== job 6287 ==
==> flow/design.v (excerpt) <==
module vga_top(
	input ClkPort,
	input BtnC,
	input BtnU,
	input BtnD,
	input BtnR,
	input BtnL,
	input MoveTick,  
	output hSync, vSync,
	output [3:0] vgaR, vgaG, vgaB,
	output An0, An1, An2, An3, An4, An5, An6, An7,
	output Ca, Cb, Cc, Cd, Ce, Cf, Cg, Dp,
	output MemOE, MemWR, RamCS, QuadSpiFlashCS
	);
Size in the first run: ~41 I/O pins.
Settings: LEC_CHECK=0, CAP_MARGIN=20, CORE_MARGIN=2, CORE_UTILIZATION=72, CTS_CLUSTER_DIAMETER=363, CTS_CLUSTER_SIZE=14, HOLD_SLACK_MARGIN=0.3, PLACE_DENSITY_LB_ADDON=0.26, SETUP_SLACK_MARGIN=1.1, SLEW_MARGIN=20; clock period 7.75 ns.
run.sh (not shown) runs the stock make flow with config.mk's settings and CLKGATE_MAP_FILE=.
Here is what was changed in the inputs of job 6695 compared with job 6287.
Settings: swapping 72 for 40 in CORE_UTILIZATION; clearing PLACE_DENSITY_LB_ADDON, which used to be 0.26; clearing CTS_CLUSTER_SIZE, which used to be 14; clearing SETUP_SLACK_MARGIN, which used to be 1.1; putting PLACE_DENSITY at 0.6 where nothing was set; clearing HOLD_SLACK_MARGIN, which used to be 0.3; clearing CTS_CLUSTER_DIAMETER, which used to be 363; swapping 7.75 for 5.33 in the clock period (ns, I/O delays scaled along).
- From job 6287 to job 6695 the numbers moved as follows: hold slack has increased; final area grew by about 16%; area share of fa/ha/maj cells after synthesis closely matched the old numbers.
- The critical path endpoint comes out vgaG[0] in one run and vgaR[0] in the other, namely in job 6695 and job 6287 respectively.
- What the final checks of job 6695 revealed, after a flow that finished every stage, was a layout that fails on setup timing.
- Cmp job 6695 and job 6287 / fraction of the core area covered by cells at the end of the flow / lower: job 6695
- Static leakage sits higher in job 6695 than in job 6287.
- Worst setup slack, job 6695 and job 6287: higher on job 6287
- met2 demand-to-capacity share in global routing for job 6695: 24 points down relative to job 6287
- The lower via count of job 6695 and job 6287 is in job 6695.
- Number of global-route vias before repair: job 6695 vs job 6287 — no meaningful difference
Setup changes, job 6695 to job 5651
Settings: CORE_UTILIZATION: 40 -> 54; PLACE_DENSITY: 0.6 -> unset; SLEW_MARGIN: 20 -> 10; the clock period (ns, I/O delays scaled along): 5.33 -> 12.0.
## What came out
Job 5651 vs job 6695: non-clock buffer count down by more than half. Against job 6695, job 5651 reports a combinational power that is lower. The final layout from job 5651, which completed every stage, passed the timing, DRC and antenna checks at the end of the flow. Job 5651 ended with less layout overhead on the synthesized area than job 6695. Clock group share of total power: job 5651 > job 6695. Relative to job 6695, the total negative setup slack of job 5651 is higher by 390 ps. Worst setup slack: job 5651 and job 6695 compared, higher one is job 5651. Against job 6695, job 5651 reports a worst-path maximum fanout that is higher. Going from job 6695 to job 5651, relative area of non-clock buffer cells in the final design shrinks by 11 points. Against job 6695, job 5651 reports a via total after detailed routing that is lower. Taking job 5651 as 1.0, job 6695 lands at 1.14 on post-placement cell area.
For job 8844, these inputs were changed with respect to job 5651:
Settings: CELL_PAD_IN_SITES_GLOBAL_PLACEMENT: unset -> 3; CORE_UTILIZATION: 54 -> 40; PLACE_DENSITY: unset -> 0.6; CTS_CLUSTER_DIAMETER: unset -> 317; SLEW_MARGIN: 10 -> 20.
--- outcome ---
Setup slack after placement delta (job 8844 − job 5651): unfavourable
Re power: job 8844 and job 5651 aren't equal, and the higher value belongs to job 8844.
[job 8844 vs job 5651] count of clock-net buffers in the final layout: lower in job 8844
Final critical-path required period delta for job 8844 relative to job 5651: 100 ps higher
Final worst setup slack, job 8844 and job 5651: lower on job 8844
Going from job 5651 to job 8844, fraction of cell area in non-clock buffers grows by 0.42 points.
Share of power burned in combinational logic (job 8844 over job 5651): increase, 1.0 points
When job 8844 is set beside job 5651, its fmax turns out to be 1.1% smaller.
The core utilization before placement reported for job 8844 is smaller than that of job 5651 by 14 points.
No activity file was given, so power comes from the tool's default toggle rates.
